run 1:
Design Convolution2D, start of the top module:
module Convolution2D(clk, rst, en_conv2d, base_result_addr, pix_base_addr, kernel_base_addr,
							in_pix, completed, pix_done, addrA, addrB, out_pix, kernel_weight
							);
Settings: LEC_CHECK=0, CAP_MARGIN=20, CELL_PAD_IN_SITES_GLOBAL_PLACEMENT=0, CORE_ASPECT_RATIO=0.5, CORE_MARGIN=7, CORE_UTILIZATION=66, CTS_CLUSTER_DIAMETER=154, CTS_CLUSTER_SIZE=100, HOLD_SLACK_MARGIN=0.26, PLACE_DENSITY=0.95, SETUP_SLACK_MARGIN=-0.54, SLEW_MARGIN=20, TNS_END_PERCENT=30; clock period 10.0 ns.
run.sh (not shown) runs the stock make flow with config.mk's settings and CLKGATE_MAP_FILE=.
Every stage of the flow completed for run 1, and the final layout passed the timing, DRC and antenna checks.
Relative to run 1, the following input files were edited for run 2:
# run 1
export LEC_CHECK = 0
export CAP_MARGIN = 20
export CELL_PAD_IN_SITES_GLOBAL_PLACEMENT = 0
export CORE_ASPECT_RATIO = 0.5
export CORE_MARGIN = 7
export CORE_UTILIZATION = 66
export CTS_CLUSTER_DIAMETER = 154
export CTS_CLUSTER_SIZE = 100
export HOLD_SLACK_MARGIN = 0.26
export PLACE_DENSITY = 0.95
export SETUP_SLACK_MARGIN = -0.54
export SLEW_MARGIN = 20
export TNS_END_PERCENT = 30
create_clock -name core_clock -period 10.0 [get_ports {clk}]
# run 2
export LEC_CHECK = 0
export CAP_MARGIN = 20
export CELL_PAD_IN_SITES_GLOBAL_PLACEMENT = 0
export CORE_ASPECT_RATIO = 0.5
export CORE_MARGIN = 2
export CORE_UTILIZATION = 66
export CTS_CLUSTER_DIAMETER = 154
export CTS_CLUSTER_SIZE = 100
export HOLD_SLACK_MARGIN = 0.26
export SLEW_MARGIN = 20
create_clock -name core_clock -period 10.0 [get_ports {clk}]
- Run 2 was carried through to the last stage, and its layout satisfied the timing, DRC and antenna checks.
- Post-route standard cell area excluding fillers: run 2 vs run 1 up about 0.4%
- Diff run 1 -> run 2 | final cell count | increase of 0.37%
- Area enclosed by the die boundary down about 11% in run 2 wrt run 1
- Run 2 vs run 1, capture point of the critical path: P1.calc1.temp[31] vs P1.calc1.temp[29]
> inputs changed (run 2 -> run 3)
# run 2
export LEC_CHECK = 0
export CAP_MARGIN = 20
export CELL_PAD_IN_SITES_GLOBAL_PLACEMENT = 0
export CORE_ASPECT_RATIO = 0.5
export CORE_MARGIN = 2
export CORE_UTILIZATION = 66
export CTS_CLUSTER_DIAMETER = 154
export CTS_CLUSTER_SIZE = 100
export HOLD_SLACK_MARGIN = 0.26
export SLEW_MARGIN = 20
create_clock -name core_clock -period 10.0 [get_ports {clk}]
# run 3
export LEC_CHECK = 0
export CAP_MARGIN = 20
export CORE_MARGIN = 2
export CORE_UTILIZATION = 40
export PLACE_DENSITY_LB_ADDON = 0.26
export SLEW_MARGIN = 5
create_clock -name core_clock -period 10.0 [get_ports {clk}]
--- outcome ---
Run 3: full flow OK, the timing, DRC and antenna checks passed. Run 2 → run 3: number of cells on the worst hold path has remained practically unchanged; final design instance area without fill up 1.5%; global-route met3 utilization decreased by 2.3 points relative to the old numbers. In run 3, the wire length of the first global-routing pass came out 5200 um above the value in run 2. Comparing run 2 and run 3, the lower routed wire length is on run 2. There was hardly any difference in final clock skew between run 3 and run 2. Run 2 → run 3: actual slew at the worst max-slew pin now sits lower; met3 wirelength from detailed routing now sits lower.
The inputs of run 4 differ from those of run 3 as listed below.
# run 3
export LEC_CHECK = 0
export CAP_MARGIN = 20
export CORE_MARGIN = 2
export CORE_UTILIZATION = 40
export PLACE_DENSITY_LB_ADDON = 0.26
export SLEW_MARGIN = 5
create_clock -name core_clock -period 10.0 [get_ports {clk}]
# run 4
export LEC_CHECK = 0
export CAP_MARGIN = 20
export CELL_PAD_IN_SITES_GLOBAL_PLACEMENT = 2
export CORE_MARGIN = 2
export CORE_UTILIZATION = 40
export CTS_CLUSTER_DIAMETER = 384
export CTS_CLUSTER_SIZE = 32
export HOLD_SLACK_MARGIN = -0.08
export SLEW_MARGIN = 20
create_clock -name core_clock -period 10.0 [get_ports {clk}]
Re setup TNS after final layout: no difference whatsoever between run 4 and run 3.
Re synthesis-to-layout area growth: run 4 and run 3 aren't equal, and the lower value belongs to run 3.
Delta (run 4 minus run 3): fraction of area in registers saw little to no change, minimum period implied by the final worst setup slack rose by 0.12 ns, wire length of the first global-routing pass has increased.
Going from run 3 to run 4, post-route worst setup slack saw a decrease, detailed route wirelength on metal2 now sits higher.
Setup changes, run 4 to run 5
# run 4
export LEC_CHECK = 0
export CAP_MARGIN = 20
export CELL_PAD_IN_SITES_GLOBAL_PLACEMENT = 2
export CORE_MARGIN = 2
export CORE_UTILIZATION = 40
export CTS_CLUSTER_DIAMETER = 384
export CTS_CLUSTER_SIZE = 32
export HOLD_SLACK_MARGIN = -0.08
export SLEW_MARGIN = 20
create_clock -name core_clock -period 10.0 [get_ports {clk}]
# run 5
export LEC_CHECK = 0
export ABC_AREA = 1
export CAP_MARGIN = 20
export CORE_MARGIN = 2
export CORE_UTILIZATION = 40
export CTS_CLUSTER_DIAMETER = 297
export GPL_TIMING_DRIVEN = 0
export HOLD_SLACK_MARGIN = -0.07
export MAX_ROUTING_LAYER = met4
export MIN_ROUTING_LAYER = met2
export PLACE_DENSITY_LB_ADDON = 0.26
export SLEW_MARGIN = 5
create_clock -name core_clock -period 10.0 [get_ports {clk}]
--- outcome ---
Re cell area: run 5 and run 4 aren't equal, and the higher value belongs to run 5. For the non-clock buffer count, run 5 came in 33% higher than run 4 did. Number of non-clock inverters (run 5 vs. run 4) increases by more than half. Changes observed in run 5 relative to run 4: minimum hold slack now larger, number of endpoints with negative hold slack in the final report comparable.
Input changes introduced in run 6 (baseline for comparison: run 5):
# run 5
export LEC_CHECK = 0
export ABC_AREA = 1
export CAP_MARGIN = 20
export CORE_MARGIN = 2
export CORE_UTILIZATION = 40
export CTS_CLUSTER_DIAMETER = 297
export GPL_TIMING_DRIVEN = 0
export HOLD_SLACK_MARGIN = -0.07
export MAX_ROUTING_LAYER = met4
export MIN_ROUTING_LAYER = met2
export PLACE_DENSITY_LB_ADDON = 0.26
export SLEW_MARGIN = 5
create_clock -name core_clock -period 10.0 [get_ports {clk}]
# run 6
export LEC_CHECK = 0
export CAP_MARGIN = 20
export CORE_ASPECT_RATIO = 0.5
export CORE_MARGIN = 2
export CORE_UTILIZATION = 46
export CTS_CLUSTER_DIAMETER = 203
export CTS_CLUSTER_SIZE = 98
export PLACE_DENSITY_LB_ADDON = 0.2
export SETUP_SLACK_MARGIN = 0.29
export SLEW_MARGIN = 20
export TNS_END_PERCENT = 30
create_clock -name core_clock -period 10.0 [get_ports {clk}]
[summary]
The fraction of area in multi-input gates reported for run 6 is greater than that of run 5 by 2.7 points. The sequential share of layout area of run 6 exceeds that of run 5 by 1.3 points. Run 5 → run 6: design area now sits lower. Between run 6 and run 5, it is run 6 whose clock network contribution to total cell area is higher, by 0.26 points. Looking at site row count across run 6 and run 5, the one that comes out lower is run 6.

---

oak:
The RTL this note starts from:
==> flow/design.v <==
`timescale 1ns / 1ps
module calculator(rst, clk, en, kernel_weights, in_pix, ack, out_pix, done, write);
	input rst, clk, en, ack;
	input signed [15:0]kernel_weights, in_pix;
	output reg done;
	output reg signed [31:0]out_pix;
	reg signed [31:0]temp;
	reg [4:0]counter;
	output write;
	parameter kernel_size = 3;
	assign write = (counter == (kernel_size*kernel_size)+1);
	always @ (posedge clk) begin
		done <= 0;
		if (rst || en == 0) begin
			counter <= 0;
			temp <= 0;
		end
		else begin
			if (counter < (kernel_size*kernel_size)+2)
				counter <= counter + 1;
			if (counter >= 1 && counter <= (kernel_size*kernel_size))
				temp <= temp + (kernel_weights * in_pix);
			if (counter == (kernel_size*kernel_size)+1) begin
				out_pix <= temp;
				done <= 1;
			end
		end
	end
endmodule
`timescale 1ns / 1ps
module ctrl(clk, en, write, result_addr, base_addrA, base_addrB, addrA, addrB);
	input clk, en, write;
	output reg [13:0]addrA;
	output reg [13:0]addrB;
	input [13:0]base_addrA;
	input [13:0]result_addr;
	input [13:0]base_addrB;
	parameter img_width = 48, kernel_size = 3;
	reg [4:0]count;
	reg [2:0]i;
	always @ (posedge clk)begin
		if(en)begin
			addrA <= addrA + 1;
			addrB <= addrB + 1;
			count <= count + 1;
			if (count >= kernel_size-1) begin
				i <= i+1;
				addrA <= base_addrA + (i+1)*img_width;
				count <= 0;
			end
			if (write)begin
				addrA <= result_addr;
			end
		end
		else begin
			addrA <= base_addrA;
			addrB <= base_addrB;
			count <= 0;
			i <= 0;
		end
	end
endmodule
`timescale 1ns / 1ps
module pixelpointprocessor(rst, en, clk, ack, result_addr, base_addrA, base_addrB, in_pix, kernel_weight, done, addrA, addrB, out_pix);
	input rst, en;
	input clk, ack;
	input [13:0]base_addrA;
	input [13:0]base_addrB;
	input [13:0]result_addr;
	parameter img_width = 48, kernel_size = 3;
	output [13:0] addrA;
	output [13:0] addrB;
	output signed [31:0] out_pix;
	output done;
	wire write;
	input signed [15:0]in_pix, kernel_weight;
	ctrl #(img_width, kernel_size) C1(clk, en, write, result_addr, base_addrA, base_addrB, addrA, addrB);
	calculator #(kernel_size) calc1(rst, clk, en, kernel_weight, in_pix, ack, out_pix, done, write);
endmodule
`timescale 1ns / 1ps
module ctrl_conv2D(rst, en_conv2d, clk, done, base_result_addr, pix_base_addr, kernel_base_addr, pix_addr, kernel_addr, en, ack, result_addr, completed);
	input rst, en_conv2d, clk, done;
	input [13:0]kernel_base_addr;
	input [13:0]pix_base_addr, base_result_addr;
	output reg [13:0]result_addr;
	output reg [13:0]pix_addr;
	output reg [13:0]kernel_addr;
	parameter img_width = 48, kernel_size = 3;
	localparam out_width = img_width - kernel_size + 1;
	output reg en, completed;
	reg busy;
	reg [6:0]col;
	reg [6:0]row;
	output reg ack;
	always @ (posedge clk)begin
		ack <= 0;
		completed <= 0;
		if (rst) begin
			busy <= 0;
			en <= 0;
			pix_addr <= 0;
			kernel_addr <= 0;
			result_addr <= 0;
		end
		else if (!busy) begin
			if (en_conv2d) begin
				busy <= 1;
				pix_addr <= pix_base_addr;
				kernel_addr <= kernel_base_addr;
				result_addr <= base_result_addr;
				col <= 0;
				row <= 0;
			end
		end
		else if (done) begin
			ack <= 1;
			en <= 0;
			result_addr <= result_addr + 1;
			if (col < out_width-1) begin
				col <= col + 1;
				pix_addr <= pix_addr + 1;
			end
			else begin
				col <= 0;
				row <= row + 1;
				pix_addr <= pix_addr + kernel_size;
			end
			if (col == out_width-1 && row == out_width-1) begin
				busy <= 0;
				completed <= 1;
			end
		end
		else if (!en) begin
			en <= 1;
		end
	end
endmodule
`timescale 1ns / 1ps
module Convolution2D(clk, rst, en_conv2d, base_result_addr, pix_base_addr, kernel_base_addr,
							in_pix, completed, pix_done, addrA, addrB, out_pix, kernel_weight
							);
	input signed[15:0]in_pix, kernel_weight;
	input clk, rst, en_conv2d;
	input [13:0]kernel_base_addr;
	input [13:0]pix_base_addr;
	input [13:0]base_result_addr;
	parameter img_width = 48, kernel_size = 3;
	output completed, pix_done;
	output signed[31:0] out_pix;
	output [13:0]addrA, addrB;
	wire en, ack;
	wire [13:0]pix_addr;
	wire [13:0]kernel_addr;
	wire [13:0]result_addr;
	ctrl_conv2D #(img_width, kernel_size) C2(rst, en_conv2d, clk, pix_done, base_result_addr, pix_base_addr, kernel_base_addr, pix_addr, kernel_addr, en, ack, result_addr, completed);	
	pixelpointprocessor #(img_width, kernel_size) P1(rst, en, clk, ack, result_addr, pix_addr, kernel_addr, in_pix, kernel_weight, pix_done, addrA, addrB, out_pix);
endmodule
==> flow/config.mk <==
export PLATFORM = sky130hd
export DESIGN_NAME = Convolution2D
export DESIGN_NICKNAME = Convolution2D
export VERILOG_FILES = /design/flow/design.v
export SDC_FILE = /design/flow/constraint.sdc
export NUM_CORES = 4
export LEC_CHECK = 0
export ABC_AREA = 1
export CAP_MARGIN = 20
export CORE_MARGIN = 2
export CORE_UTILIZATION = 72
export CTS_CLUSTER_DIAMETER = 376
export SETUP_SLACK_MARGIN = 0.48
export SLEW_MARGIN = 20
==> flow/constraint.sdc <==
create_clock -name core_clock -period 4.14 [get_ports {clk}]
set_input_delay 0.8280 -clock core_clock [delete_from_list [all_inputs] [get_ports {clk}]]
set_output_delay 0.8280 -clock core_clock [all_outputs]
set_load 0.01 [all_outputs]
Flow for oak halted at global routing (5_1_grt), error code GRT-0116.
Relative to oak, the following input files were edited for pine:
Settings: ABC_AREA no longer set, was 1; CTS_CLUSTER_DIAMETER no longer set, was 376; SETUP_SLACK_MARGIN no longer set, was 0.48; CORE_UTILIZATION now 21, was 72; the clock period (ns, I/O delays scaled along) now 8.59, was 4.14.
Findings:
- Comparing oak and pine, the lower portion of netlist area occupied by mux cells is on oak.
- pine vs oak — HPWL after detailed placement dropped about 18%.
- Relative to oak, number of distinct library cells after synthesis has gone up in pine.
- pine vs oak on post-synthesis instance total: pine is the lower one.
- pine vs. oak: post-synthesis share of cell area spent on and, or, nand and nor gates now sits lower, share of synthesized area occupied by flip-flops and latches rose by 1.5 points.
- Compared pine vs oak, and area after detailed placement is down in pine.
- Compared with oak, die outline height in pine increased by more than half.
- In the tables for oak and pine, number of standard-cell rows in the floorplan reads higher with pine.
- Summary: with oak as the reference, cell area after synthesis in pine moved down by a little under 10%.
- pine finished all stages; the layout is clean.
- | yosys synthesis chip area | higher: oak |
### pine -> birch
Settings: CORE_UTILIZATION changed from 21 to 58; the clock period (ns, I/O delays scaled along) changed from 8.59 to 6.9.
### Flow results
Re clock tree buffer count of the final layout: birch and pine aren't equal, and the lower value belongs to birch.
For birch, the critical path endpoint was P1.calc1.temp[28], unlike pine, where it was P1.calc1.temp[29].
Final cell area excluding filler cells: birch higher than pine
Modified inputs, maple compared to birch
Settings: CTS_CLUSTER_DIAMETER now 72, previously not set; CTS_CLUSTER_SIZE now 48, previously not set; CORE_UTILIZATION now 70, was 58; the clock period (ns, I/O delays scaled along) now 6.0, was 6.9.
Ran to the end and failed final checks on negative setup slack: maple. maple vs birch: well-tap cell count down. maple — placed cell area about 1.6% higher, birch as reference. Sequential cell count delta (maple -> birch): insignificant. From birch to maple the numbers moved as follows: layout buffer count excluding clock buffers increased 86; via count increased by about 23% relative to the old numbers. maple vs. birch: worst slew margin relative to its limit lower, relative area change from synthesis to final layout +6.2 points, register fraction of the total cell area decreased by 0.84 points relative to the old numbers. [maple] final routed wirelength across all metal layers rose 53% relative to birch.
Changes in cedar relative to maple:
Settings: CTS_CLUSTER_DIAMETER no longer set, was 72; CORE_UTILIZATION now 40, was 70; CTS_CLUSTER_SIZE no longer set, was 48; the clock period (ns, I/O delays scaled along) now 10.0, was 6.0.
### Flow results
In summary, cedar completed successfully, with a layout that passed the timing, DRC and antenna checks.
Data arrival time of the critical path (higher): cedar
Area after detailed placement: cedar < maple
Taking maple as the reference, in cedar met1 global-route usage saw a decrease; die outline area increased by 73% relative to the old numbers; total negative slack for setup checks saw an increase.
Against maple, cedar reports a final setup violation count that is lower.
NOTE: setup slack in cedar exceeds that of maple
maple → cedar: gate count of the mapped netlist shows no meaningful change, post-CTS setup buffer count shows a reduction of 38, routed via count shows a reduction of about 22%.
